<file path="flow/design.v">
module values (
    input logic       clk,
    input logic       rst_n,       
    input logic       newframe,   
    input logic [5:0] pixel,       
    input logic [63:0] seed,       
    output logic [7:0] read_data,
    output logic [63:0] debug_grid  
);
    logic [63:0] current_state;
    logic [63:0] next_state;
    logic [31:0] frame_counter;    
    logic update_frame;            
    always_ff @(posedge clk) begin
        if (!rst_n) begin
            current_state <= seed;   
        end else if (newframe) begin
            current_state <= next_state;
        end
    end
    assign debug_grid = current_state;
always_comb begin 
    integer x_offset, y_offset;
    logic [5:0] neighbor_count[64];
    next_state = 64'b0;
    if (newframe) begin
        int neighbor_counter;
        logic [2:0] row;
        logic [2:0] col;
        logic is_alive;
        logic becomes_alive;
        for (int i = 0; i < 64; i++) begin
            neighbor_counter = 0;
            row = i / 8;  
            col = i % 8;   
            for (x_offset = -1; x_offset <= 1; x_offset = x_offset + 1) begin
                for (y_offset = -1; y_offset <= 1; y_offset = y_offset + 1) begin
                    if (!(x_offset == 0 && y_offset == 0)) begin
                        logic [5:0] neighbor_index;
                        logic [2:0] new_row, new_col;
                        if ((row + x_offset >= 0) && (row + x_offset < 8) &&
                            (col + y_offset >= 0) && (col + y_offset < 8)) begin
                            new_row = row + x_offset;
                            new_col = col + y_offset;
                            neighbor_index = new_row * 8 + new_col;
                            if (current_state[neighbor_index]) begin
                                neighbor_counter = neighbor_counter + 1;
                            end
                        end
                        else begin
                            neighbor_index =0;
                            new_row = 0;
                            new_col = 0;
                        end
                    end
                end
            end
            is_alive = current_state[i];
            becomes_alive = (is_alive && (neighbor_counter == 2 || neighbor_counter == 3)) ||
                (!is_alive && (neighbor_counter == 3));
            next_state[i] = becomes_alive;
        end
    end
    else begin
        next_state = current_state;  
        x_offset = 0;
        y_offset = 0;
    end
end
always_comb begin
    if (current_state[pixel]) begin
        read_data = 8'hFF;  
    end else begin
        read_data = 8'h00;  
    end
end
endmodule
module ws2812b(
    input logic clk, 
    input logic rst_n,
    input logic serial_in, 
    input logic transmit, 
    output logic ws2812b_out, 
    output logic shift
);
    localparam IDLE = 1'b0;  
    localparam TRANSMITTING = 1'b1;
    localparam T0_CYCLE_COUNT = 4'd5;
    localparam T1_CYCLE_COUNT = 4'd10;
    localparam MAX_CYCLE_COUNT = 4'd15;
    logic state;
    logic [3:0] cycle_count;
    logic bit_being_sent;
    always_ff @(posedge clk) begin
        if (!rst_n) begin
            state <= IDLE;
            cycle_count <= 4'd0;
            bit_being_sent <= 1'b0;
        end else
        unique case (state)
            IDLE:
                if (transmit == 1'b1) begin
                    state <= TRANSMITTING;  
                    cycle_count <= 4'd0;  
                    bit_being_sent <= serial_in;
                end
            TRANSMITTING:  
                if (transmit == 1'b0) begin
                    state <= IDLE;  
                end
                else if (cycle_count == MAX_CYCLE_COUNT - 1) begin  
                    cycle_count <= 4'd0;
                    bit_being_sent <= serial_in;
                end
                else begin
                    cycle_count <= cycle_count + 1;
                end
        endcase
    end
    always_comb begin
        if (state == TRANSMITTING)
            if (bit_being_sent == 1'b0)  
                ws2812b_out = (cycle_count < T0_CYCLE_COUNT);  
            else
                ws2812b_out = (cycle_count < T1_CYCLE_COUNT);  
        else
            ws2812b_out = 1'b0;  
    end
    assign shift = (state == TRANSMITTING) && (cycle_count == 4'd0);  
endmodule
module controller (
    input logic clk, 
    input logic rst_n,
    output logic load_sreg, 
    output logic transmit_pixel, 
    output logic [5:0] pixel, 
    output logic newframe
);
    localparam TRANSMIT_FRAME       = 1'b0;
    localparam IDLE                 = 1'b1;
    localparam [2:0] READ_CH_VALS   = 3'b001;
    localparam [2:0] LOAD_SREG      = 3'b010;
    localparam [2:0] TRANSMIT_PIXEL = 3'b100;
    localparam [8:0] TRANSMIT_CYCLES    = 9'd360;        
    localparam [19:0] IDLE_CYCLES       = 20'd3600;      
    logic state;
    logic next_state;
    logic [2:0] transmit_phase;
    logic [2:0] next_transmit_phase;
    logic [5:0] pixel_counter;
    logic [5:0] frame_counter;  
    logic [8:0] transmit_counter;
    logic [19:0] idle_counter;
    logic transmit_pixel_done;
    logic idle_done;
    assign transmit_pixel_done = (transmit_counter == TRANSMIT_CYCLES - 1);
    assign idle_done = (idle_counter == IDLE_CYCLES - 1);
    always_ff @(posedge clk) begin
        if (!rst_n) begin
            state <= TRANSMIT_FRAME;
            transmit_phase <= READ_CH_VALS;
        end else begin
            state <= next_state;
            transmit_phase <= next_transmit_phase;
        end
    end
    always_comb begin
        next_state = 1'bx;
        unique case (state)
            TRANSMIT_FRAME:
                if ((pixel_counter == 6'd0) && (transmit_pixel_done))
                    next_state = IDLE;
                else
                    next_state = TRANSMIT_FRAME;
            IDLE:
                if (idle_done)
                    next_state = TRANSMIT_FRAME;
                else
                    next_state = IDLE;
        endcase
    end
    always_comb begin
        next_transmit_phase = READ_CH_VALS;
        if (state == TRANSMIT_FRAME) begin
            case (transmit_phase)
                READ_CH_VALS:
                    next_transmit_phase = LOAD_SREG;
                LOAD_SREG:
                    next_transmit_phase = TRANSMIT_PIXEL;
                TRANSMIT_PIXEL:
                    next_transmit_phase = transmit_pixel_done ? READ_CH_VALS : TRANSMIT_PIXEL;
            endcase
        end
    end
    always_ff @(posedge clk) begin
        if (!rst_n) begin
            pixel_counter <= 6'd63;
        end else if ((state == TRANSMIT_FRAME) && transmit_pixel_done) begin
            pixel_counter <= pixel_counter - 1;
        end
    end
    always_ff @(posedge clk) begin
        if (!rst_n) begin
            newframe <= 1'b0;
            frame_counter <= 6'd0;
        end else if (idle_done) begin
            if (frame_counter == 6'd1) begin
                newframe <= 1'b1;
                frame_counter <= 6'd0;
            end else begin
                newframe <= 1'b0;
                frame_counter <= frame_counter + 6'd1;
            end
        end else begin
            newframe <= 1'b0;
        end
    end
    always_ff @(posedge clk) begin
        if (!rst_n) begin
            transmit_counter <= 9'd0;
        end else if (transmit_phase == TRANSMIT_PIXEL) begin
            transmit_counter <= transmit_counter + 1;
        end
        else begin
            transmit_counter <= 9'd0;
        end
    end
    always_ff @(posedge clk) begin
        if (!rst_n) begin
            idle_counter <= 20'd0;
        end else if (state == IDLE) begin
            idle_counter <= idle_counter + 1;
        end
        else begin
            idle_counter <= 20'd0;
        end
    end
    assign pixel = pixel_counter;
    assign load_sreg = (transmit_phase == LOAD_SREG);
    assign transmit_pixel = (transmit_phase == TRANSMIT_PIXEL);
endmodule
module top(
    input logic     clk, 
    input logic     SW, 
    input logic     BOOT, 
    input logic [63:0] seed,
    output logic    _48b, 
    output logic    _45a
);
    logic [7:0] read_data;
    logic [5:0] pixel;
    logic newframe; 
    logic [23:0] shift_reg;  
    logic load_sreg;
    logic transmit_pixel;
    logic shift; 
    logic ws2812b_out;
    logic [63:0] pixel_control;
    logic [63:0] next_pixel_control;  
    logic [5:0] pixel_index;  
    logic [1:0] flipper;  
    values u1 (
        .clk         (clk), 
        .rst_n       (SW),  
        .newframe    (newframe), 
        .pixel        (pixel),
        .seed        (seed),
        .read_data     (read_data),
        .debug_grid  ()
    );
    ws2812b u4 (  
        .clk            (clk), 
        .rst_n          (SW),
        .serial_in      (shift_reg[23]),  
        .transmit       (transmit_pixel),  
        .ws2812b_out    (ws2812b_out), 
        .shift          (shift)
    );
    controller u5 (
        .clk            (clk), 
        .rst_n          (SW),
        .load_sreg      (load_sreg), 
        .transmit_pixel (transmit_pixel), 
        .pixel          (pixel),  
        .newframe          (newframe)  
    );
    always_ff @(posedge clk) begin
        if (!SW) begin
            flipper = 2'b00;
            shift_reg <= 24'd0;
        end else begin
        if(newframe) begin
            flipper = flipper + 1;
            if (flipper == 2'b11) begin
                flipper = 2'b00;
            end
        end
        if (load_sreg) begin  
            unique case (flipper)
                2'b00:
                    shift_reg <= { read_data, 16'd0 };
                2'b01:
                    shift_reg <= { 8'd0, read_data, 8'd0 };
                2'b10:
                    shift_reg <= { 16'd0, read_data };
                2'b11:  
                    shift_reg <= { 16'd0, read_data };
            endcase
        end
        else if (shift) begin
            shift_reg <= { shift_reg[22:0], 1'b0 }; 
        end
        end
    end
    assign _48b = ws2812b_out;  
    assign _45a = ~ws2812b_out;  
endmodule
</file>
<file path="flow/run.sh">
#!/bin/bash
# the make line also repeats each setting of config.mk as NAME=value (left out here)
make -C /OpenROAD-flow-scripts/flow DESIGN_CONFIG=/design/flow/config.mk WORK_HOME=/design/flow/orfs CLKGATE_MAP_FILE= finish
</file>
<file path="flow/config.mk">
export PLATFORM = sky130hd
export DESIGN_NAME = top
export DESIGN_NICKNAME = top
export VERILOG_FILES = /design/flow/design.v
export SDC_FILE = /design/flow/constraint.sdc
export NUM_CORES = 4
export LEC_CHECK = 0
export CAP_MARGIN = 20
export CORE_MARGIN = 2
export CORE_UTILIZATION = 70
export SETUP_SLACK_MARGIN = -0.29
export SLEW_MARGIN = 20
</file>
<file path="flow/constraint.sdc">
create_clock -name core_clock -period 4.25 [get_ports {clk}]
set_input_delay 0.8500 -clock core_clock [delete_from_list [all_inputs] [get_ports {clk}]]
set_output_delay 0.8500 -clock core_clock [all_outputs]
set_load 0.01 [all_outputs]
</file>
==> results of run 1 <==
-- layout make-up --
cell class,count,share of cell area (%)
Multi-Input combinational cell,2816,70.7
Clock buffer,19,1.48
Tap cell,511,2.04
Inverter,209,2.53
Timing Repair Buffer,459,11.7
Sequential cell,142,11.1
Clock inverter,13,0.435
-- timing repair --
item,CTS,global route
pin swaps,0,70
setup buffers,1,60
endpoints found under the setup margin,3,30
gates resized,3,170
gates cloned,0,0
-- routing by layer --
metal	vias to the layer above	routed length, um	global-route usage, %
met5	-	0	0
met4	0	2910	16.7
met3	248	4070	4.65
met2	929	37300	64.6
met1	12500	29500	41.2
li1	12500	-	-
-- through the flow --
| step | util, % | instances |
|---|---|---|
| 2_1_floorplan | - | 3347 |
| 3_3_place_gp | 78.9 | 4084 |
| 3_5_place_dp | 78.9 | 4084 |
| 4_1_cts | 80.5 | 4117 |
| 5_1_grt | 83.7 | 4169 |
| 6_report | 83.7 | 4169 |
==> results.txt, run 1 <==
The synthesis and place-and-route flow finished, so here is a summary.

The pin count of the biggest net entering global routing is slightly below 100. Relative to the synthesized area, the layout overhead comes to 18.5%. The final number of max-transition violations came out at 0. In the routed design, unresolved DRC markers number 0.

Counting the buffers created by CTS gives 17. From bottom edge to top edge, the die measures about 200 um. After synthesis, flip-flops and latches occupy a little over an eighth of the total area. The via density per instance came out at about 6.3. The timing report shows the most common cell along the critical path to be sky130_fd_sc_hd__ha_1. The number of nets in the synthesized netlist is roughly 3,800.

For this run the top cell type by instance count after synthesis was sky130_fd_sc_hd__nand2_1. For hold timing, the worst endpoint is u5.transmit_phase[2]$_DFF_P_. The master cell of the clock root buffer is sky130_fd_sc_hd__clkbuf_16. The count of maximum capacitance violations is 0.

A clean result was blocked by negative setup slack. The H-tree depth is 4. The I/O pin count is about 69. No sink is reached through more buffers than the 2 on the longest clock path. Buffers inserted to repair hold after CTS numbered 0. The average routed wire per standard cell came out at roughly 18 um.

The biggest combinational cell group after synthesis is XOR/XNOR gates. Yosys attributes the largest share of cell area to sky130_fd_sc_hd__ha_1 16%, sky130_fd_sc_hd__xnor2_1 8.7%, sky130_fd_sc_hd__edfxtp_1 7.3%. For the final routed database, the setup TNS stands at -4.27 ns. The total congestion overflow after global routing is 0. The die is between 150 and 200 um wide. The time the final worst path needs with I/O delays and setup is ~4.7 ns.

STA puts the critical path data required time at 4.60 ns. The wire length of the first global-routing pass came out at 116,000 um. The final-report setup violation count came out at 34. The post-layout worst setup margin is -0.419 ns. The worst pin sits at a relative slew slack of between 30% and 40%. TritonCTS built the clock tree. The remaining antenna violation count after routing is 0. The total wire length came out at between 70,000 and 80,000 um. The number of antenna violations at the first check in global routing came out at 0. In this design, the stage delay of the slowest critical-path cell is 0.48 ns.

The routed via count came out at about 26,000. The startpoint of the lowest-slack register-to-register path is u1.current_state[11]$_DFFE_PP_. The portion of the clock cycle consumed by the worst path in the final layout came out at 110%.

The top cell type's share of synthesized area is between 15 and 20%. The routability congestion estimate from global placement came out at about 0.9. The fraction of the mapped netlist area in compound gates is 17.5%.

The number of hold-slack violations in the final timing report came out at 0. The startpoint class of the critical path is a flip-flop. The multiplexer share of the synthesized area came out at roughly 6.4%.

The cell count after synthesis is around 3,300. The initial core utilization is between 70% and 80%.

Yosys reported that registers with async set or reset make up 0%. The chip area from the yosys synthesis statistics is about 0.026 mm2. The number of placement rows came out at between 70 and 80. The diode insertion count for antenna repair came out at 0.

The violation count after the first detailed-routing iteration came out at 1,655. The number of port buffers came out at between 60 and 70. The number of enable-type register cells in the synthesized netlist is between 60 and 70.

The area enclosed by the die boundary is ~0.039 mm2. The placed instances occupy a cell area of just under 0.03 mm2. For this design, the slowest cell found on the critical path is sky130_fd_sc_hd__a2111oi_2. In this run, the synthesized area fraction spent on adder and majority cells is recorded as between 10% and 20%. The area fraction in and, or, nand and nor cells is roughly a fifth. The achievable clock frequency came out at 214 MHz.

The number of global-route vias before repair is around 26,000. Per the timing report, the biggest fanout along the worst path comes to 5. The combinational gate area came out at roughly 0.022 mm2. The parity-gate share of the synthesized area counting xor and xnor cells came out at around a fifth. The final layout contains a little over 4,000 nets. At the worst endpoint, the arrival time is roughly 5.0 ns.

STA reports a reg2reg setup slack of -0.42 ns. The most critical min-delay path falls under flip-flop to flip-flop. The length in cells of the worst reg-to-reg path is 19. The flow ran to the end, but the layout failed its checks. The critical path is of the flip-flop to flip-flop type. The yosys synthesis warning count is 4.

The post-synthesis instance area is 0.0265 mm2. The synthesized area per cell came out at about 8 um2. The total number of warnings across the stage logs is 90.

For reference, the critical path is captured by u1.current_state[20]$_DFFE_PP_. Setup repair after global routing could not meet its margin everywhere. The overall fraction of global-route tracks in use is between 30% and 40%. OpenSTA lists the critical path startpoint as u1.current_state[11]$_DFFE_PP_.

The count of fill cells added during filler insertion is around 2,400. The yosys stat cell total is around 3,300. The sort of element at the end of the critical path is a flip-flop. The commonest cells after synthesis are 408 x sky130_fd_sc_hd__nand2_1, 348 x sky130_fd_sc_hd__ha_1, 264 x sky130_fd_sc_hd__xnor2_1. The synthesized netlist contains about 99 unique library cells. The post-placement setup slack is -0.286 ns. The layout report lists the combined flip-flop and latch area as roughly 0.0035 mm2. The post-route clock skew came out at ~0.025 ns.

For the worst reg-to-reg path, the endpoint reported by OpenROAD is u1.current_state[20]$_DFFE_PP_. The half-perimeter wire length after placement came out at 52,300 um. The first-pass detailed-route iteration total is 6. The worst-case hold slack is between 0.4 and 0.5 ns. The pin slew with the least headroom to its limit came out at between 0.9 and 1 ns. Walking the worst path, the cells encountered are inv_1, buf_4, ha_1, o21ai_0, ha_1, mux2i_2, inv_1, ha_1, nand2_1, o21ai_2, ha_1, mux2_2, ha_1, mux2_2, ha_1, nand2_1, nand2_1, a2111oi_2, a32o_1. The hold path startpoint is u5.transmit_phase[0]$_DFF_P_. Per the synthesis report, the dominant area consumer among library cells is sky130_fd_sc_hd__ha_1.

The largest delay contributor family on the critical path is adder cells. Yosys reported a register bit count of about 140. The placeable core region came out at about 0.037 mm2. The clock-pin slew on the worst setup and hold paths is about 0.080 ns.

The cell count of the worst hold path came out at 2. The instance count on the critical path is 19. After routing the design area is approximately 0.031 mm2.

The combined buffer and inverter count along the critical path came out at 3. The skew report gives the latency at the later pin of the worst-skew pair as about 0.50 ns. The clock sink count came out at 142.

The main flop type after synthesis is sky130_fd_sc_hd__dfxtp_1.
==> run 2: changes to the inputs <==
- ABC_AREA: unset -> 1
- CORE_UTILIZATION: 70 -> 65
- CTS_CLUSTER_DIAMETER: unset -> 350
- CTS_CLUSTER_SIZE: unset -> 99
- SETUP_SLACK_MARGIN: -0.29 -> unset
- TNS_END_PERCENT: unset -> 5
- clock period: 4.25 -> 4.48 ns (I/O delays scaled with it)
==> run 2 against run 1 <==
- now clean on timing, DRC and antenna
- sequential share of layout area down 0.37 points
- via count up 23%
- worst hold slack worse by 0.0098 ns
- wire length up 2.3%
- largest cell class unchanged
- die area up 19%
- synthesized cell count up 58%
- non-clock buffer count down 215
- sequential cell count unchanged
- clock-buffer cell count down 2
- highest routed layer unchanged
==> results.txt, run 2 <==
The synthesis and place-and-route flow finished, so here is a summary.

The half-perimeter wire length after placement is ~55,000 um. The I/O pin count is just under 70. The worst-case hold slack came out at approximately 0.41 ns. The top cell type's share of synthesized area came out at 26.2%.

The remaining routing DRC violations is 0. The die width came out at ~220 um. The category of the most critical setup path is flip-flop to flip-flop.

The number of antenna violations at the first check in global routing is 1. Summed over all failing endpoints, the final setup total negative slack is 0 ns. The area enclosed by the die boundary came out at roughly 0.047 mm2.

The flow ran to the end and the layout has no timing, DRC or antenna violations. The number of global-route vias before repair is 28,800.

Per the OpenROAD floorplan log, the height of the die is between 200 and 250 um. After Yosys synthesis, XOR and XNOR cells account for roughly 3.0% of the synthesized area. The final-report setup violation count came out at 0. For the worst reg-to-reg path, the endpoint reported by OpenROAD is u1.current_state[42]$_DFFE_PP_. The portion of the clock cycle consumed by the worst path in the final layout is between 90% and 100%. The number of placement rows came out at between 70 and 80. The first-pass detailed-route iteration total is 7.

CTS placed an instance of sky130_fd_sc_hd__clkbuf_16 at the clock tree root. The number of cells reported by Yosys stat comes to roughly 5,300. The post-route clock skew is 0.0187 ns. Broken down by cell family, the worst path's largest delay share belongs to simple AND/OR/NAND/NOR gates.

For this design, the sink count on the clock tree is approximately 140. The instance count on the critical path came out at 29. The via density per instance came out at between 5 and 6. TritonCTS created 17 clock buffers. For reference, the critical path is launched at u1.current_state[33]$_DFFE_PP_. The final standard cell area without fillers came out at around 0.032 mm2. The maximum buffer depth of the clock tree is 2. The peak fanout along the critical path came out at 13. For this design, the CTS-stage hold fixing added 0 buffers. Setup repair after global routing could not meet its margin everywhere.

After its last routability iteration, the placer logged a weighted congestion of around 0.9. Counting instances in the post-synthesis netlist gives the leading cell types as 2,050 x sky130_fd_sc_hd__nand2_1, 717 x sky130_fd_sc_hd__inv_1, 629 x sky130_fd_sc_hd__nand3_1. The total congestion overflow after global routing is 0. The number of nets in the synthesized netlist came out at around 5,700. The final route contains roughly 32,000 vias. Once iteration 0 of detailed routing completed, the report listed roughly 2,000 DRC markers.

The net total in the final layout is slightly below 6,000. The area fraction in and, or, nand and nor cells is about half. The synthesis-stage register bit count is 142.

The cell count after synthesis is 5,293. Note that the worst hold path type here is flip-flop to flip-flop. The multiplexer share of the synthesized area is 0%. The cell count of the worst hold path is 2.

The placeable core region is between 0.04 and 0.05 mm2. The dominant cell type by count on the critical path is sky130_fd_sc_hd__nand2_1. The fraction of the mapped netlist area in compound gates is 8.27%. Among all cell types in the netlist, the one instantiated most often is sky130_fd_sc_hd__nand2_1. The remaining antenna violation count after routing came out at 0. The critical path required time came out at 4.74 ns. The number of hold-slack violations in the final timing report is 0. The H-tree depth came out at 4. The startpoint identified for the worst hold timing path is u5.transmit_phase[0]$_DFF_P_. Of all flip-flops after synthesis, the portion carrying an async set or reset was 0%. The number of port buffers came out at around 67. The number of distinct library cells after synthesis came out at roughly 52.

The clock latency of the later-clocked register in the worst-skew pair is 0.51 ns. Ranked by total cell area, the synthesized netlist is headed by sky130_fd_sc_hd__nand2_1 26%, sky130_fd_sc_hd__ha_1 15%, sky130_fd_sc_hd__nand3_1 11%. The wire length of the first global-routing pass came out at 128,000 um.

In the post-route report, total wirelength is listed as ~75,000 um. The fraction of the core area covered by cells at the end of the flow came out at 73.0%. The critical path ends at u1.current_state[42]$_DFFE_PP_. Post-synthesis, Yosys gives the total cell area as just under 0.03 mm2. Fill cells in the final layout number between 4,000 and 5,000. The growth of design area from synthesis to finish came out at 10.4%. The achievable clock frequency came out at around 230 MHz.

The final number of max-transition violations came out at 0. The length in cells of the worst reg-to-reg path came out at 29.

The endpoint of the worst hold path is u5.transmit_phase[2]$_DFF_P_. The yosys synthesis warning count is 4. The total number of warnings across the stage logs is ~90. The maximum cell stage delay along the critical path came out at 0.43 ns. The number of enable-type register cells in the synthesized netlist is roughly 64. The remaining max-slew budget at the tightest pin is 34.6%. The clock-pin slew on the worst setup and hold paths is 0.09 ns.

The worst path in the final design needs a cycle of between 4 and 5 ns, including I/O delays and setup. Together, buffers and inverters on the worst path number 6. The worst setup path is launched from a flip-flop.

The floorplan step records an initial core utilization of 66.2%. The synthesized area per cell is between 5 and 6 um2. Global routing used a little under a third of the available tracks. Looking at the reg2reg group, the worst path starts from u1.current_state[33]$_DFFE_PP_. The area after detailed placement is about 0.03 mm2. The adder-cell area share of the yosys netlist came out at between 10% and 20%. The timing report shows that the slowest cell on the worst path is sky130_fd_sc_hd__edfxtp_1.

The worst setup path is captured at a flip-flop. The transition time recorded at the tightest slew-check pin is 0.980 ns. The average routed wire per standard cell is roughly 13 um. In the synthesized netlist, the dominant kind of combinational cell is simple AND/OR/NAND/NOR gates. The portion of the post-synthesis area used by sequential elements is around an eighth.

The count of maximum capacitance violations came out at 0. The pin count of the biggest net entering global routing is between 70 and 80. Sorting the Yosys area breakdown by cell type puts at the top sky130_fd_sc_hd__nand2_1.

The TritonCTS clock tree is done. Among all flip-flop cells after synthesis, the most frequent one is sky130_fd_sc_hd__dfxtp_1. The post-synthesis instance area came out at about 0.029 mm2.

The endpoint arrival time on the critical path is about 4.6 ns. Across all register-to-register paths, the minimum setup slack is roughly 0.13 ns.
==> run 2: per-layer routing <==
metal	part of all wire (%)	up-vias	global-route usage [%]
met4	1.9	0	8.72
li1	-	17000	-
met5	0	-	0
met2	46	648	55.9
met3	4.9	97	3.66
met1	47	14400	41.5
==> run 2: through the flow <==
step / setup slack, ns / std cells
floorplan: -0.0267 / 5293
global placement: 0.110 / 5913
detailed placement: 0.0376 / 5913
CTS: 0.0136 / 5945
global route: -0.145 / 5980
finish: 0.129 / 5981
==> run 2: cell type report <==
cell class | instances | area, um2 | share of cell area (%)
Inverter | 765 | 2900 | 8.93
Sequential cell | 142 | 3480 | 10.7
Clock buffer | 17 | 425 | 1.31
Multi-Input combinational cell | 4205 | 22600 | 69.5
Tap cell | 592 | 741 | 2.28
Clock inverter | 15 | 189 | 0.582
Antenna cell | 1 | 2.50 | 0.00771
Timing Repair Buffer | 244 | 2140 | 6.61
==> run 2: timing repair <==
item,4_1_cts,5_1_grt
endpoints found under the setup margin,0,32
resized,0,171
setup buffers,0,33
==> run 3: changes to the inputs <==
- ABC_AREA: 1 -> unset
- CORE_UTILIZATION: 65 -> 72
- CTS_CLUSTER_DIAMETER: 350 -> unset
- CTS_CLUSTER_SIZE: 99 -> unset
- PLACE_DENSITY: unset -> 0.66
- SETUP_SLACK_MARGIN: unset -> -0.22
- TNS_END_PERCENT: 5 -> unset
- clock period: 4.48 -> 4.16 ns (I/O delays scaled with it)
==> run 3 against run 2 <==
- the layout now fails its checks (negative setup slack)
- utilization rose by 19 points
- first-iteration DRC count rose by 70%
- wire length rose by 26%
- critical endpoint is now u1.current_state[44]$_DFFE_PP_
- worst hold slack got worse by 0.0010 ns
- setup slack got worse by 0.89 ns
- cell count fell by 29%
- largest cell class unchanged
- highest routed layer is now met5
- clock-buffer cell count did not move
==> results.txt, run 3 <==
The synthesis and place-and-route flow finished, so here is a summary.

The final weighted congestion recorded by global placement is 0.898. The final number of max-transition violations is 0.

Per the detailed placement report, the placed cell area equals approximately 0.030 mm2. The maximum buffer depth of the clock tree came out at 2. For this run, the slowest stage of the critical path takes roughly 0.51 ns. The number of global-route vias before repair is about 27,000. The post-route clock skew came out at ~0.04 ns. TritonCTS built the clock tree. The area fraction in and, or, nand and nor cells came out at roughly 20%. The time the final worst path needs with I/O delays and setup came out at just under 5 ns. The critical path required time is approximately 4.4 ns. The total number of warnings across the stage logs is 91. For reference, XOR and XNOR gates occupy about a fifth of the area reported after synthesis.

The vertical die dimension is between 150 and 200 um. Per the post-synthesis stats, the area per cell is 7.91 um2. The report puts the cell count of the worst reg-to-reg path at 21. The instance count on the critical path is 21. The top cell type's share of synthesized area came out at between 10% and 20%. The cell at the slowest stage of the critical path is sky130_fd_sc_hd__a21oi_1. The endpoint of the worst hold path is u5.transmit_phase[2]$_DFF_P_. The first global-routing pass estimated roughly 120,000 um of wire.

The post-synthesis instance area came out at 0.0265 mm2. The remaining antenna violation count after routing came out at 0. The kind of cell with the highest combined delay along the critical path is adder cells. The startpoint of the lowest-slack register-to-register path is u1.current_state[35]$_DFFE_PP_.

The master cell of the clock root buffer is sky130_fd_sc_hd__clkbuf_16. Per the layout area report, the register area comes to between 0.003 and 0.004 mm2.

The core region is 0.0364 mm2. The post-layout worst setup margin is -0.763 ns. The portion of the post-synthesis area used by sequential elements came out at between 10% and 20%. The final layout contains approximately 4,200 nets.

The via density per instance came out at about 7. Along the worst path, the maximum fanout reaches 4. According to the dpl log, the detail-placed design has an HPWL of between 50,000 and 60,000 um. In the Yosys report the total cell count is 3,347. The post-layout instance count excluding filler cells came out at roughly 4,200. The cell count after synthesis came out at approximately 3,300. The number of enable-type register cells in the synthesized netlist is roughly 64. The layout has between 1,000 and 1,500 filler cells. The launch point of the worst min-delay path is recorded as u5.transmit_phase[0]$_DFF_P_.

On the reported timing paths, the clock transition at the registers reads around 0.08 ns. The fraction of the mapped netlist area in compound gates is 17.5%. The critical path in this run is classified as flip-flop to flip-flop. The adder-cell area share of the yosys netlist came out at approximately 17%. STA classifies the critical path endpoint as a flip-flop. The reg2reg setup slack is -0.76 ns.

The final-report setup violation count is 35. The endpoint arrival time on the critical path came out at slightly above 5 ns. The multiplexer share of the synthesized area is between 6 and 7%. The pin slew with the least headroom to its limit came out at about 1.1 ns. Before placement the cells fill 72.6% of the core.

The post-placement cell count is 4,111. The growth of design area from synthesis to finish came out at 26.1%. The biggest combinational cell group after synthesis is XOR/XNOR gates. In the log, the iteration count for the first detailed-route pass is 9. The hold buffer count at CTS is 0. The finished layout reports a core utilization of between 90% and 100%. The number of distinct library cells after synthesis is slightly below 100. The critical path goes through buf_4, ha_1, nor2_2, nor2_1, ha_1, nand2_1, o31ai_1, ha_1, mux2_4, ha_4, mux2_4, ha_4, mux2_2, ha_2, buf_4, nand2_1, o21ai_1, nor2_1, a21oi_1, a311oi_1, a32o_1. The number of antenna violations at the first check in global routing came out at 3. The checks that failed were negative setup slack. The cell count of the worst hold path is 2.

The CTS buffer count is 17. The H-tree depth came out at 4. The worst setup path is launched from a flip-flop. The die width came out at a little under 200 um.

In the final layout, the multi-input gates occupy ~0.023 mm2. In the synthesized netlist the async set-or-reset flop fraction comes to 0%. Per the run summary, max-cap violations total 0. The critical path contains buffers and inverters numbering 2 combined. The worst reg2reg path endpoint is u1.current_state[44]$_DFFE_PP_.

The number of port buffers is between 60 and 70. The average routed wire per standard cell came out at ~22 um. The remaining routing DRC violations came out at 0. Once iteration 0 of detailed routing completed, the report listed about 3,500 DRC markers. The yosys synthesis warning count came out at 4. The total wire length is ~95,000 um. The floorplan step defined a die boundary enclosing about 0.038 mm2.

The end point of the critical path is u1.current_state[44]$_DFFE_PP_. Yosys reports a chip area of between 0.02 and 0.03 mm2. The overall fraction of global-route tracks in use is between 30% and 40%. The total congestion overflow after global routing is 0. The timing report shows the most common cell along the critical path to be sky130_fd_sc_hd__ha_1. In this run the worst setup path begins at u1.current_state[35]$_DFFE_PP_. The most frequent cell after synthesis is sky130_fd_sc_hd__nand2_1. By count the netlist is led by 408 x sky130_fd_sc_hd__nand2_1, 348 x sky130_fd_sc_hd__ha_1, 264 x sky130_fd_sc_hd__xnor2_1.

The number of nets in the synthesized netlist is 3,766. The flow ran to the end, but the layout failed its checks. Entering global routing, the biggest net connects 48 pins. The dominant cell type by area after synthesis is sky130_fd_sc_hd__ha_1. For this design the top-level I/O count stands at 69. The worst hold path belongs to the class flip-flop to flip-flop. The clock sink count is roughly 140. Setup repair after global routing could not meet its margin everywhere. The skew report gives the latency at the later pin of the worst-skew pair as about 0.51 ns.

The portion of the clock cycle consumed by the worst path in the final layout came out at 118%. The achievable clock frequency is around 200 MHz. The number of hold-slack violations in the final timing report is 0. The layout stage reports a final design area of between 0.03 and 0.04 mm2. The synthesis-stage register bit count is 142. Per the slew report, the remaining headroom to the max-slew limit stands at 24.6%.

The number of placement rows came out at ~70. The synthesis report lists the most area-consuming cells as sky130_fd_sc_hd__ha_1 16%, sky130_fd_sc_hd__xnor2_1 8.7%, sky130_fd_sc_hd__edfxtp_1 7.3%. The routed via count is 29,700. Post-synth the commonest register cell is sky130_fd_sc_hd__dfxtp_1.
[run 3: per-stage QoR]
step	setup slack, ns	setup TNS, ns	hold WS (ns)
global placement	-0.165	-1.18	0.399
CTS	-0.276	-5.45	0.411
finish	-0.763	-9.64	0.411
global route	-0.906	-15.22	0.443
floorplan	-0.352	-5.55	0.394
detailed placement	-0.400	-5.08	0.406
[run 3: layout make-up]
type	count	share of cell area, %
multi-input cells	2816	69.6
repair buffers	578	13.9
flip-flops and latches	142	10.4
inverters	209	2.52
well taps	468	1.76
clock buffers	17	1.28
clock inverters	15	0.514
diodes	1	0.00750
[run 3: per-layer routing]
| layer | global-route usage, % | part of all wire (%) |
|---|---|---|
| met4 | 20.0 | 8.6 |
| met3 | 4.74 | 10 |
| met1 | 43.3 | 34 |
| met2 | 70.4 | 47 |
| met5 | 0 | 0.014 |
[run 3: what timing repair did]
action / 4_1_cts / 5_1_grt
endpoints found under the hold margin: 0 / 0
gates resized: 36 / 316
setup endpoints to repair: 12 / 36
pin swaps: 25 / 152
setup buffers: 20 / 101
==> run 4: changes to the inputs <==
- CELL_PAD_IN_SITES_DETAIL_PLACEMENT: unset -> 0
- CORE_ASPECT_RATIO: unset -> 1.56
- CORE_MARGIN: 2 -> 3
- CTS_CLUSTER_SIZE: unset -> 29
- GPL_TIMING_DRIVEN: unset -> 1
- MIN_ROUTING_LAYER: unset -> met1
- PLACE_DENSITY: 0.66 -> 0.67
- SETUP_SLACK_MARGIN: -0.22 -> 0.98
- SLEW_MARGIN: 20 -> 0
- clock period: 4.16 -> 9.08 ns (I/O delays scaled with it)
==> run 4 against run 3 <==
- now clean on timing, DRC and antenna
- sequential share of layout area grew 2.1 points
- global-route usage shrank 5.0 points
- critical path depth grew 1
- largest cell class unchanged
==> results.txt, run 4 <==
The synthesis and place-and-route flow finished, so here is a summary.

The met3 demand-to-capacity share in global routing is under 10%. The initial core utilization came out at 73.0%. The parity-gate share of the synthesized area counting xor and xnor cells is between 20 and 25%. The maximum buffer depth of the clock tree came out at 2. Broken down by cell family, the worst path's largest delay share belongs to adder cells. The sort of element at the end of the critical path is a flip-flop. Of all flip-flops after synthesis, the portion carrying an async set or reset was 0%. The clock latency of the later-clocked register in the worst-skew pair is about 0.47 ns.

The worst reg2reg path endpoint is u1.current_state[18]$_DFFE_PP_. Endpoints with negative setup slack in the final report add up to 0. The total wire length came out at approximately 66,000 um. The TritonCTS clock tree is done. Max fanout on the critical path was recorded as 16. The first-pass detailed-route iteration total is 6.

The yosys synthesis warning count came out at 4. The achievable clock frequency came out at 169 MHz. The area fraction in and, or, nand and nor cells is between 10% and 20%. The H-tree depth is 4. The adder-cell area share of the yosys netlist is around 17%. The dominant cell type by area after synthesis is sky130_fd_sc_hd__ha_1. In the setup report, the worst path falls into the class flip-flop to flip-flop. The number of post-CTS setup repair buffers is 0.

The cell count after synthesis came out at roughly 3,300. The instance count on the critical path came out at 22. The combined buffer and inverter count along the critical path is 3. The number of antenna violations at the first check in global routing is 0. The yosys stat cell total came out at between 3,000 and 4,000. The post-synthesis instance area is roughly 0.026 mm2. The number of cells on the worst hold path is listed as 2. The net total in the final layout came out at 3,712.

Once detailed placement completed, the half-perimeter wirelength came to between 40,000 and 50,000 um. The synthesis-stage register bit count is 142. The total number of warnings across the stage logs came out at 88. The peak-usage layer in the global routing report is met2. The final sum of negative setup slack is 0 ns. For this run, the register share of the synthesized area comes to 13.2%. The maximum cell stage delay along the critical path came out at around 0.90 ns.

The violation count after the first detailed-routing iteration is approximately 1,500. The area after detailed placement came out at roughly 0.027 mm2.

The remaining antenna violation count after routing came out at 0. The most critical setup path has its endpoint at u1.current_state[18]$_DFFE_PP_. The critical path's slowest stage uses the library cell sky130_fd_sc_hd__edfxtp_1. The length in cells of the worst reg-to-reg path is 22. Per the detail_route report, routed wire per instance is ~17 um.

The wire length of the first global-routing pass is roughly 110,000 um. The diode insertion count for antenna repair came out at 0. The die width is roughly 160 um. The final hold violation count recorded for this run is 0.

Listed in order, past its start point the critical path passes clkinv_1, ha_1, xnor2_1, inv_1, ha_1, mux2i_1, inv_1, ha_1, nand2_1, o21ai_0, ha_1, nor2_1, a311oi_2, ha_1, nand2_1, o21ai_0, ha_1, nand2_1, a21oi_1, nor2b_1, a211oi_1, o32ai_1. The kind of path behind the tightest hold check is flip-flop to flip-flop. The endpoint arrival time on the critical path came out at roughly 6.2 ns. Among all cell types in the netlist, the one instantiated most often is sky130_fd_sc_hd__nand2_1. The global routing met1 resource utilization came out at 35.7%.

In this run the layout overhead on the synthesized area is reported as 5.13%. The portion of the clock cycle consumed by the worst path in the final layout came out at 65.0%. Setup repair after global routing left no endpoint under its margin. In the synthesized netlist, mux cells make up 6.39% of the area.

The number of distinct library cells after synthesis is a little under 100. In the routed layout, each cell is associated on average with a via count of between 6 and 7. The fraction of the mapped netlist area in compound gates is 17.5%. The critical path required time came out at 9.37 ns. The final standard cell area without fillers came out at approximately 0.028 mm2.

The met2 capacity usage during global routing is 63.4%.

The area enclosed by the die boundary is roughly 0.039 mm2. The routed via count came out at approximately 24,000. The remaining routing DRC violations is 0. Counting flops with a built-in enable in the synthesized netlist gives ~64. The run finished with no timing, DRC or antenna violations. The endpoint of the worst hold path is u5.transmit_phase[2]$_DFF_P_.

The total of cells resized after clock tree synthesis is 0. STA classifies the critical path startpoint as a flip-flop. The post-route clock skew came out at around 0.026 ns. The number of nets handed over by synthesis was 3,766.

The synthesized area per cell came out at 7.91 um2. The routability congestion estimate from global placement came out at slightly above 0.9. In the final layout, the fill cell count is approximately 2,800. Across every metal layer, demand over resource in global routing totals between 30 and 40%. Entering global routing, the biggest net connects 65 pins.

After floorplanning, the core was sized to cover approximately 0.036 mm2. The main area contributors are sky130_fd_sc_hd__ha_1 16%, sky130_fd_sc_hd__xnor2_1 8.7%, sky130_fd_sc_hd__edfxtp_1 7.3%. The tool flagged a number of max-cap violations equal to 0.

The most numerous cell type found on the critical path is sky130_fd_sc_hd__ha_1. Measured against its own limit, the worst slew margin works out to a little under a third. The CTS buffer count came out at 17. Per the post-CTS timing run, clock transition at the registers of the reported paths is ~0.10 ns. The time the final worst path needs with I/O delays and setup is 5.90 ns. The initialized floorplan defines around 87 standard-cell rows.

CTS saw around 140 sinks. The stat command in Yosys gives a chip area of 0.0265 mm2. The hold path startpoint is u5.transmit_phase[0]$_DFF_P_.

The reg2reg setup slack came out at 3.18 ns. The critical path starts at u1.current_state[9]$_DFFE_PP_. For the worst reg-to-reg path, the startpoint reported by OpenROAD is u1.current_state[9]$_DFFE_PP_. The master cell of the clock root buffer is sky130_fd_sc_hd__clkbuf_16. The hold buffer count at CTS came out at 0. The synthesis run identifies the leading combinational cell family as XOR/XNOR gates. The vertical die dimension came out at approximately 250 um. The number of global-route vias before repair came out at roughly 25,000. The commonest cells after synthesis are 408 x sky130_fd_sc_hd__nand2_1, 348 x sky130_fd_sc_hd__ha_1, 264 x sky130_fd_sc_hd__xnor2_1. ~70 I/O pins were placed.

The total congestion overflow after global routing came out at 0. The pin slew with the least headroom to its limit is around 1.0 ns. The number of port buffers is between 60 and 70. Per the synth stats, the flop cell with the highest instance count is sky130_fd_sc_hd__dfxtp_1.

The synthesized design devotes to its leading area cell type about 16% of total area. The final number of max-transition violations is 0.
## run 4: metal layers
metal,vias to the layer above,routed length (um)
li1,11800,-
met1,11700,26000
met2,660,35000
met3,182,2640
met4,0,2710
met5,-,0
## run 4: layout make-up
cell class,instances,area (um2),share of cell area [%]
Inverter,209,785,2.82
Multi-Input combinational cell,2816,21400,76.8
Timing Repair Buffer,107,988,3.55
Tap cell,489,612,2.20
Sequential cell,142,3480,12.5
Clock inverter,15,175,0.630
Clock buffer,17,425,1.53
## run 4: through the flow
stage	hold WS [ns]	util (%)	setup slack, ns	std cells
after floorplan	0.394	-	4.26	3347
after global placement	0.400	75.0	3.47	3762
after detailed placement	0.403	75.0	3.25	3762
after CTS	0.413	76.7	3.18	3794
after global routing	0.454	76.8	2.64	3795
final	0.415	76.8	3.18	3795
==> run 5: changes to the inputs <==
- CORE_ASPECT_RATIO: 1.56 -> 0.89
- CORE_MARGIN: 3 -> 2
- CORE_UTILIZATION: 72 -> 70
- CTS_CLUSTER_DIAMETER: unset -> 205
- HOLD_SLACK_MARGIN: unset -> -0.03
- PLACE_DENSITY: 0.67 -> unset
- SETUP_SLACK_MARGIN: 0.98 -> -0.37
- SLEW_MARGIN: 0 -> 35
- TNS_END_PERCENT: unset -> 5
- clock period: 9.08 -> 4.03 ns (I/O delays scaled with it)
==> run 5 against run 4 <==
- now fails the layout checks on negative setup slack
- global-route usage rose by 4.4 points
- clock-buffer cell count unchanged
- non-clock buffer count up 503
- register-to-register slack got worse by 3.7 ns
- critical path type unchanged
- largest cell class unchanged
==> results.txt, run 5 <==
The synthesis and place-and-route flow finished, so here is a summary.

The run finished, with violations left. The layout checks failed on negative setup slack. The first TritonRoute pass finished after 6 iterations. Global routing used between 60% and 70% of the available met2 tracks.

The worst path uses 114% of the clock period. The worst-case hold slack is slightly above 0.4 ns. The maximum buffer depth of the clock tree is 2.

The die width is about 210 um. The yosys stat cell total is roughly 3,300. The portion of the post-synthesis area used by sequential elements is roughly an eighth.

The clock sink count is 142. The average routed wire per standard cell is roughly 18 um. The post-route clock skew is between 0.02 and 0.03 ns.

After detailed routing, the number of remaining DRC violations is 0. The combined buffer and inverter count along the critical path came out at 3. The adder-cell area share of the yosys netlist is ~17%. The cell count after synthesis is about 3,300. Hold analysis shows the worst path with a depth of 2. The vertical die dimension reported for this design is between 150 and 200 um. Per the timing report, the most critical flop-to-flop path originates at u1.current_state[13]$_DFFE_PP_. After the first detailed-routing iteration, the DRC count stood at around 2,200. The hold path startpoint is u5.transmit_phase[0]$_DFF_P_. The maximum cell stage delay along the critical path is roughly 0.46 ns.

The endpoint of the worst hold path is u5.transmit_phase[2]$_DFF_P_. The post-layout instance count excluding filler cells came out at around 4,300. The pin slew with the least headroom to its limit is approximately 0.82 ns. On the critical path the largest part of the delay comes from adder cells. The timing startpoint of the critical path is u1.current_state[13]$_DFFE_PP_. The cell at the slowest stage of the critical path is sky130_fd_sc_hd__edfxtp_1.

In the synthesized netlist, the dominant kind of combinational cell is XOR/XNOR gates. The number of antenna violations at the first check in global routing came out at 0. The endpoint arrival time on the critical path is ~4.9 ns. In the routed layout, each cell is associated on average with a via count of ~6.3. The final number of max-transition violations is 0.

The worst setup path is launched from a flip-flop. The sort of element at the end of the critical path is a flip-flop. The overall fraction of global-route tracks in use came out at approximately 38%. The post-layout worst setup margin came out at -0.552 ns.

The placeable core region came out at 0.0375 mm2. The critical path required time came out at roughly 4.3 ns. The fraction of the core area covered by cells at the end of the flow is a little under nine tenths. The time the final worst path needs with I/O delays and setup came out at 4.58 ns. Entering global routing, the biggest net connects ~120 pins. The synthesis-stage register bit count is 142. The top cell type's share of synthesized area is approximately 16%. At the floorplan stage, the core utilization is reported as 70.6%. RePlAce ended its routability-driven mode at a weighted congestion of 0.917.

The initialized floorplan defines about 67 standard-cell rows. Setup repair after global routing could not meet its margin everywhere. The final-report setup violation count is 36. The routed layout has approximately 27,000 vias. The achievable clock frequency is around 220 MHz. The remaining antenna violation count after routing came out at 0. The number of global-route vias before repair is about 27,000.

The post-synthesis instance area is ~0.026 mm2. The number of enable-type register cells in the synthesized netlist came out at approximately 64. The area fraction in and, or, nand and nor cells is about a fifth. The number of distinct library cells after synthesis came out at approximately 99. The instance count on the critical path is 20.

The yosys synthesis warning count is 4. The proportion of register bits with asynchronous set or reset after synthesis is 0%. The growth of design area from synthesis to finish came out at 22.3%.

The remaining max-slew budget at the tightest pin is around 45%. The peak-usage layer in the global routing report is met2. The count of maximum capacitance violations came out at 0. The timing report shows the most common cell along the critical path to be sky130_fd_sc_hd__ha_1. For this run, the post-layout net count is approximately 4,200. The chip area from the yosys synthesis statistics came out at approximately 0.026 mm2.

The total wire length came out at 77,900 um. The global routing met1 resource utilization is ~47%. The end point of the critical path is u1.current_state[21]$_DFFE_PP_. The clock latency of the later-clocked register in the worst-skew pair is around 0.5 ns. Of the total synthesized cell area, the portion taken by AND-OR and OR-AND cells is between 10% and 20%. The endpoint identified for the worst register-to-register timing path is u1.current_state[21]$_DFFE_PP_. The first global-routing pass estimated roughly 120,000 um of wire. On the worst setup and hold paths after CTS, the clock-pin slew comes to around 0.070 ns. met3 track demand over resource after global routing is between 4 and 5%. The I/O pin count came out at around 69. Walking the worst path, the cells encountered are buf_4, ha_1, nor2_1, nor2_1, ha_1, nand2_1, o31ai_1, ha_1, mux2i_1, inv_1, ha_1, nand2_1, o21ai_2, ha_1, mux2i_2, inv_1, ha_2, nor4_2, mux2i_1, o41ai_2. The peak fanout along the critical path came out at 17. Among all flip-flop cells after synthesis, the most frequent one is sky130_fd_sc_hd__dfxtp_1. The dominant cell type by area after synthesis is sky130_fd_sc_hd__ha_1. A synthesized cell averages 7.91 um2. The reg2reg setup slack is -0.55 ns. The path class of the tightest hold or removal check is flip-flop to flip-flop. By count the netlist is led by 408 x sky130_fd_sc_hd__nand2_1, 348 x sky130_fd_sc_hd__ha_1, 264 x sky130_fd_sc_hd__xnor2_1.

The root buffer cell chosen for the clock tree is sky130_fd_sc_hd__clkbuf_16. The number of hold-slack violations in the final timing report came out at 0. Detailed placement finished with a half-perimeter wire length of 56,200 um.

Summed over all layers, the global routing overflow is 0. The area enclosed by the die boundary came out at 0.0394 mm2. The net count after synthesis is 3,766. Once placement completed, the tool counted placed cells totaling between 4,000 and 5,000. In the post-synthesis netlist, the biggest area contributors are sky130_fd_sc_hd__ha_1 16%, sky130_fd_sc_hd__xnor2_1 8.7%, sky130_fd_sc_hd__edfxtp_1 7.3%. The number of port buffers came out at around 67. The total number of warnings across the stage logs came out at approximately 93. The H-tree depth is 4. Yosys instantiated no cell more often than sky130_fd_sc_hd__nand2_1. The hold buffer count at CTS came out at 0. The diode insertion count for antenna repair is 0. The length in cells of the worst reg-to-reg path is 20. The multiplexer share of the synthesized area is under 10%. TritonCTS built the clock tree. Per the TritonCTS log, the buffer count is 17.

The parity-gate share of the synthesized area counting xor and xnor cells is around a fifth. The setup path with the least slack is of type flip-flop to flip-flop.
==> run 5: cell type report <==
cell class / instances / area (um2)
clock buffer: 17 / 425
clock inverter: 15 / 186
multi-input combinational: 2816 / 22100
fill: 2196 / 5120
sequential: 142 / 3480
timing repair buffer: 610 / 4780
inverter: 209 / 805
tap: 483 / 604
==> run 5: layer usage <==
metal / vias up / wire length (um)
met5: - / 0
met4: 0 / 2670
met3: 230 / 5190
met2: 1058 / 38000
met1: 12900 / 32000
li1: 12800 / -
==> run 5: repair_timing <==
action,CTS,global route
setup endpoints to repair,14,36
buffers inserted,8,25
pin swaps,11,46
cloned,0,0
resized,17,119
==> run 5: through the flow <==
step	instance area [um2]	worst slack [ns]	setup TNS [ns]
after floorplan	26600	-0.482	-12.48
final	32400	-0.552	-10.69
after global routing	32400	-0.741	-18.74
after detailed placement	30900	-0.517	-10.49
after CTS	31600	-0.419	-10.97
after global placement	30900	-0.307	-5.08
==> run 6: changes to the inputs <==
- CELL_PAD_IN_SITES_DETAIL_PLACEMENT: 0 -> 2
- CORE_ASPECT_RATIO: 0.89 -> unset
- CORE_MARGIN: 2 -> 10
- CORE_UTILIZATION: 70 -> 40
- CTS_CLUSTER_DIAMETER: 205 -> unset
- CTS_CLUSTER_SIZE: 29 -> unset
- GPL_TIMING_DRIVEN: 1 -> 0
- HOLD_SLACK_MARGIN: -0.03 -> unset
- MIN_ROUTING_LAYER: met1 -> unset
- SETUP_SLACK_MARGIN: -0.37 -> unset
- SLEW_MARGIN: 35 -> 20
- TNS_END_PERCENT: 5 -> unset
- clock period: 4.03 -> 10.0 ns (I/O delays scaled with it)
==> run 6 against run 5 <==
- now clean on timing, DRC and antenna
- clock-buffer cell count up 3
- sequential share of layout area up 1.3 points
- first-iteration DRC count down 0.73%
- wire length up 73%
==> results.txt, run 6 <==
The synthesis and place-and-route flow finished, so here is a summary.

The synthesis run shows the most used standard cells to be 408 x sky130_fd_sc_hd__nand2_1, 348 x sky130_fd_sc_hd__ha_1, 264 x sky130_fd_sc_hd__xnor2_1. The number of distinct library cells after synthesis is slightly below 100. The worst-case hold slack is 0.464 ns. The reg2reg setup slack is roughly 2.4 ns. Across all stage logs, warnings added up to about 86. The met3 demand-to-capacity share in global routing is about 8%.

The number of placement rows came out at about 94. The global routing met1 resource utilization came out at roughly 33%. At the floorplan stage, the core utilization is reported as between 40% and 50%. The count of fill cells added during filler insertion came out at roughly 7,400. The number of hold-slack violations in the final timing report came out at 0.

In this run the full chip footprint comes out at about 0.077 mm2. The total wire length came out at approximately 130,000 um. The dominant cell type by count on the critical path is sky130_fd_sc_hd__ha_1. The area fraction of the largest cell type after synthesis is ~16%.

The post-synthesis instance area is around 0.026 mm2. The via density per instance came out at about 6.7. Dividing the final minimum period by the clock period gives between 70 and 80%. The cell count after synthesis is 3,347. The number of nets in the synthesized netlist came out at between 3,000 and 4,000.

The startpoint of the lowest-slack register-to-register path is u1.current_state[10]$_DFFE_PP_. The parity-gate share of the synthesized area counting xor and xnor cells is about a fifth. After layout, the minimum clock period comes to around 7.6 ns.

The worst hold path begins at u5.transmit_phase[0]$_DFF_P_. The endpoint arrival time on the critical path is 7.83 ns. Yosys instantiated no cell more often than sky130_fd_sc_hd__nand2_1.

The synthesis-stage register bit count came out at roughly 140. For this design, the CTS-stage hold fixing added 0 buffers. The die width came out at 277 um. STA classifies the critical path endpoint as a flip-flop. The H-tree depth is 4. The run finished with no timing, DRC or antenna violations. On the critical path the largest part of the delay comes from adder cells.

The maximum buffer depth of the clock tree came out at 2. The clock-pin slew on the worst setup and hold paths came out at approximately 0.090 ns.

Warnings reported by Yosys during synthesis add up to 4. The placeable core region is about 0.066 mm2. According to the CTS report, the clock sink count is 142. The total congestion overflow after global routing came out at 0. The worst setup path is launched from a flip-flop. The final sum of negative setup slack is 0 ns. The violation count after the first detailed-routing iteration came out at about 2,200. The half-perimeter wire length after placement came out at roughly 96,000 um. The timing startpoint of the critical path is u1.current_state[10]$_DFFE_PP_. Among all stages on the critical path, the maximum delay recorded is 0.69 ns. The number of global-route vias before repair was approximately 33,000. The main flop type after synthesis is sky130_fd_sc_hd__dfxtp_1. The clock latency of the later-clocked register in the worst-skew pair is around 0.53 ns. The routability congestion estimate from global placement came out at slightly below 0.9.

The fraction of the mapped netlist area in compound gates came out at roughly 18%. The adder-cell area share of the yosys netlist is ~17%. The worst reg2reg path endpoint is u1.current_state[19]$_DFFE_PP_. Per STA, the worst path is made up of buf_6, buf_2, inv_1, ha_1, xor2_1, ha_1, nand2_1, nand2_1, ha_1, o21ai_0, inv_1, ha_1, nand2_1, o21ai_0, ha_1, mux2_2, ha_1, nand2_1, xnor2_1, xnor2_1, xnor2_1, nor3_1, o21ai_0, o32ai_1. Setup repair after global routing left no endpoint under its margin. The average routed wire per standard cell came out at around 31 um. Counting buffers and inverters, the worst setup path is 24 cells deep. The chip area from the yosys synthesis statistics is between 0.02 and 0.03 mm2.

In this run, the synthesized area fraction spent on and/or/nand/nor cells is recorded as about a fifth. The length in cells of the worst reg-to-reg path is 24. The post-route clock skew came out at 0.0249 ns. Per the layout area report, the combinational gate area comes to between 0.02 and 0.025 mm2. The total of cells resized after clock tree synthesis came out at 0.

The first-pass detailed-route iteration total came out at 5. The multiplexer share of the synthesized area came out at under 10%. The final number of max-transition violations is 0.

The DRC violation total left in the routed layout is recorded as 0. The endpoint of the worst hold path is reported as u5.transmit_phase[2]$_DFF_P_.

Input and output buffers added on the ports amount to 66. According to the finish report, the design has a final net count of around 3,900. The dominant cell type by area after synthesis is sky130_fd_sc_hd__ha_1.

The number of post-CTS setup repair buffers came out at 0. The combined buffer and inverter count along the critical path came out at 4. The post-placement setup slack is between 3 and 4 ns. The yosys stat cell total came out at between 3,000 and 4,000.

The proportion of register bits with asynchronous set or reset after synthesis is 0%. Across all layers, the routed design uses between 20,000 and 30,000 vias. The peak fanout along the critical path is 10. The I/O pin count is 69.

The most critical setup path has its endpoint at u1.current_state[19]$_DFFE_PP_. The vertical die dimension is approximately 280 um.

The area taken by sequential standard cells is reported as ~0.0035 mm2. The master cell of the clock root buffer is sky130_fd_sc_hd__clkbuf_16. Global routing consumed, on the met2 layer, 59.2% of the routing resources. The worst-case max-slew headroom was logged as a little under a fifth.

The pin slew with the least headroom to its limit is 1.22 ns. The post-layout worst setup margin came out at between 2 and 2.5 ns. The growth of design area from synthesis to finish is 9.01%.

The overall fraction of global-route tracks in use is about 34%. The wire length of the first global-routing pass came out at approximately 200,000 um. The final-report setup violation count is 0. The pin count of the biggest net entering global routing is 36. The TritonCTS clock tree is done. Yosys attributes the largest share of cell area to sky130_fd_sc_hd__ha_1 16%, sky130_fd_sc_hd__xnor2_1 8.7%, sky130_fd_sc_hd__edfxtp_1 7.3%.

The required time at the worst endpoint is listed as approximately 10 ns. The number of antenna violations at the first check in global routing came out at 6. The timing report shows that the slowest cell on the worst path is sky130_fd_sc_hd__o21ai_0. The count of maximum capacitance violations came out at 0. Per the GRT log, the top usage layer is met2. Sequential cells were found to cover approximately an eighth of the synthesized design area. The tightest min-delay check is of the flip-flop to flip-flop type. The cell count of the worst hold path came out at 2. The remaining antenna violation count after routing came out at 0. Counting flops with a built-in enable in the synthesized netlist gives around 64. The synthesized area per cell came out at about 7.9 um2. The biggest combinational cell group after synthesis is XOR/XNOR gates.

The achievable clock frequency came out at 132 MHz. Looking at the setup timing report, the critical path kind is flip-flop to flip-flop. The CTS buffer count is 17.
run 6: per-stage QoR:
step	cell area [um2]	util, %	std cells
4_1_cts	28800	43.9	4310
5_1_grt	28800	43.9	4311
6_report	28800	44.0	4315
3_3_place_gp	28200	43.0	4277
3_5_place_dp	28300	43.0	4278
2_1_floorplan	26500	-	3347
run 6: final cells by class:
class,instances,share of cell area (%)
Clock buffer,20,1.66
Inverter,209,2.72
Multi-Input combinational cell,2816,74.0
Timing Repair Buffer,67,2.39
Tap cell,864,3.75
Antenna cell,5,0.0434
Sequential cell,142,12.1
Clock inverter,12,0.373
Buffer,180,3.01
run 6: routing by layer:
metal	vias to the layer above	wire [um]
met2	1521	66500
met3	812	8990
met1	14300	47100
li1	12100	-
met5	-	47
met4	6	12200
==> run 7: changes to the inputs <==
- CELL_PAD_IN_SITES_DETAIL_PLACEMENT: 2 -> 0
- CORE_ASPECT_RATIO: unset -> 1.56
- CORE_MARGIN: 10 -> 2
- CORE_UTILIZATION: 40 -> 72
- CTS_CLUSTER_SIZE: unset -> 29
- GPL_TIMING_DRIVEN: 0 -> 1
- MIN_ROUTING_LAYER: unset -> met1
- PLACE_DENSITY: unset -> 0.67
- SETUP_SLACK_MARGIN: unset -> -0.66
- SLEW_MARGIN: 20 -> 0
- clock period: 10.0 -> 7.72 ns (I/O delays scaled with it)
==> run 7 against run 6 <==
- critical path type unchanged
- sequential share of layout area is 0.44 points higher
- still clean
- register-to-register slack worse by 0.62 ns
- cell count decreased by 12%
- worst hold slack got worse by 0.029 ns
==> results.txt, run 7 <==
The synthesis and place-and-route flow finished, so here is a summary.

The flow ran to the end and the layout has no timing, DRC or antenna violations. The number of distinct library cells after synthesis came out at roughly 99. The number of port buffers came out at between 60 and 70. The worst setup path is of the flip-flop to flip-flop kind.

The cell count of the worst hold path is 2. By area the synthesized netlist is led by sky130_fd_sc_hd__ha_1 16%, sky130_fd_sc_hd__xnor2_1 8.7%, sky130_fd_sc_hd__edfxtp_1 7.3%. The diode insertion count for antenna repair came out at 0. The synthesis run shows the most used standard cells to be 408 x sky130_fd_sc_hd__nand2_1, 348 x sky130_fd_sc_hd__ha_1, 264 x sky130_fd_sc_hd__xnor2_1. The length in cells of the worst reg-to-reg path came out at 22. The average routed wire per standard cell came out at about 18 um. The number of antenna violations at the first check in global routing is 0. The final sum of negative setup slack came out at 0 ns. For this run, the total global-route usage over all layers was measured as about a third. The sort of element at the end of the critical path is a flip-flop. The wire length of the first global-routing pass is 111,000 um. The count of maximum capacitance violations is 0. The post-synth count of flops with an enable pin is about 64. The chip occupies between 0.03 and 0.04 mm2.

The cell-mix breakdown from Yosys lists the XOR/XNOR area share as between 20 and 25%. OpenSTA lists the critical path endpoint as u1.current_state[18]$_DFFE_PP_. Once detailed placement completed, the half-perimeter wirelength came to roughly 48,000 um. Setup repair after global routing left no endpoint under its margin.

The combined buffer and inverter count along the critical path came out at 3. The portion of the post-synthesis area used by sequential elements came out at 13.2%.

The routability congestion estimate from global placement came out at slightly below 0.9. Timing would allow up to about 170 MHz. In the final layout, the multi-input gates occupy between 0.02 and 0.025 mm2. The total number of warnings across the stage logs came out at ~88. Entering global routing, the biggest net connects about 70 pins. The largest delay contributor family on the critical path is adder cells.

In this run the remaining antenna-violating nets after routing total 0. The clock latency of the later-clocked register in the worst-skew pair came out at 0.45 ns. Of all cell types, the one taking the most synthesized area is sky130_fd_sc_hd__ha_1. Among all flip-flop cells after synthesis, the most frequent one is sky130_fd_sc_hd__dfxtp_1. Per STA, the library cell used most along the worst path is sky130_fd_sc_hd__ha_1. Counting along the longest clock path gives a buffer depth of 2. The first-pass detailed-route iteration total came out at 6. The total wire length is about 67,000 um. Synthesis produced between 3,000 and 4,000 cells. The I/O pin count came out at slightly below 70. The critical path required time came out at just under 8 ns. The clock sink count is around 140. For the worst reg-to-reg path, the startpoint reported by OpenROAD is u1.current_state[9]$_DFFE_PP_. The final-report setup violation count came out at 0. The area fraction in and, or, nand and nor cells came out at approximately 19%. Per the hold report, the tightest min-delay path originates at u5.transmit_phase[0]$_DFF_P_. The worst setup path is launched from a flip-flop. In this run the horizontal extent of the chip is roughly 160 um. The final timing report lists a max-slew violation count of 0. Once synthesis finished, the tally of register bits stood at 142. When the netlist entered floorplanning its net count stood at ~3,800. The count of fill cells added during filler insertion is ~2,800.

The cell at the slowest stage of the critical path is sky130_fd_sc_hd__edfxtp_1. Of the total synthesized cell area, the portion taken by AND-OR and OR-AND cells is between 15 and 20%. The via density per instance came out at approximately 6.4. The number of global-route vias before repair is 24,400. The net total in the final layout came out at 3,716. The total of cells resized after clock tree synthesis is 0.

Checking hold timing, the worst path is listed with class flip-flop to flip-flop. The vertical die dimension is roughly 240 um. The number of post-CTS setup repair buffers is 0. The number of hold-slack violations in the final timing report is 0. The peak fanout along the critical path came out at 16. The maximum cell stage delay along the critical path is 0.89 ns. The synthesis stats list as the most numerous cell sky130_fd_sc_hd__nand2_1.

The endpoint arrival time on the critical path is a little over 6 ns. The post-route clock skew came out at around 0.012 ns. The yosys stat cell total came out at 3,347. Among the non-sequential cells, XOR/XNOR gates take the most area. The cell area that synthesis handed to floorplanning was 0.0265 mm2. The violation count after the first detailed-routing iteration came out at roughly 1,400. The clock-pin slew on the worst setup and hold paths is 0.08 ns. The total congestion overflow after global routing came out at 0.

The yosys synthesis warning count came out at 4. Clock tree synthesis inserted a total of 17 buffers. The placeable core region is 0.0362 mm2. The instance count on the critical path is 22.

The chip area from the yosys synthesis statistics came out at about 0.026 mm2. Yosys reported that registers with async set or reset make up 0%. The routed via count is 24,300. The master cell of the clock root buffer is sky130_fd_sc_hd__clkbuf_16. The hold buffer count at CTS is 0. The synthesis run shows multiplexers occupying around 6.4% of the cell area. For reference, the critical path is launched at u1.current_state[9]$_DFFE_PP_. The remaining routing DRC violations came out at 0. The pin slew with the least headroom to its limit came out at approximately 0.90 ns. The endpoint of the worst hold path is u5.transmit_phase[2]$_DFF_P_.

The initial core utilization came out at about 73%. The reg2reg setup slack came out at roughly 1.8 ns.

The adder-cell area share of the yosys netlist is between 15 and 20%. The H-tree was split into 4 levels. The number of placement rows came out at between 80 and 90. The remaining max-slew budget at the tightest pin is 40.2%. The worst register-to-register path ends at u1.current_state[18]$_DFFE_PP_. TritonCTS built the clock tree.

The worst path uses about three quarters of the clock period. The top cell type's share of synthesized area came out at approximately 16%. The register cell area after layout came out at 0.00348 mm2. The growth of design area from synthesis to finish came out at 5.21%. For reference, the post-synthesis area per instance comes to ~7.9 um2. The time the final worst path needs with I/O delays and setup is 5.93 ns. Walking the worst path, the cells encountered are clkinv_1, ha_1, xnor2_1, inv_1, ha_1, mux2i_1, inv_1, ha_1, nand2_1, o21ai_0, ha_1, nor2_1, a311oi_2, ha_1, nand2_1, o21ai_0, ha_1, nand2_1, a21oi_1, nor2b_1, a211oi_1, o32ai_1.
## run 7: per-layer routing
metal / GRT usage, % / up-vias / share of wire (%)
met4: 21.0 / 0 / 5.3
met3: 3.61 / 250 / 4.6
met2: 64.3 / 734 / 52
met5: 0 / - / 0
li1: - / 11800 / -
met1: 37.5 / 11500 / 38
## run 7: final cells by class
type | instances | share of cell area, %
clock buffers | 17 | 1.53
clock inverters | 15 | 0.598
repair buffers | 111 | 3.66
well taps | 489 | 2.20
inverters | 209 | 2.82
multi-input cells | 2816 | 76.7
flip-flops and latches | 142 | 12.5
## run 7: per-stage QoR
stage | hold slack [ns] | instances | instance area [um2] | worst slack, ns | util, %
finish | 0.436 | 3799 | 27800 | 1.79 | 76.8
CTS | 0.429 | 3798 | 27800 | 1.83 | 76.7
detailed placement | 0.403 | 3766 | 27200 | 1.86 | 75.1
global placement | 0.398 | 3766 | 27200 | 2.07 | 75.1
global route | 0.461 | 3799 | 27800 | 1.32 | 76.8
floorplan | 0.394 | 3347 | 26500 | 2.90 | -
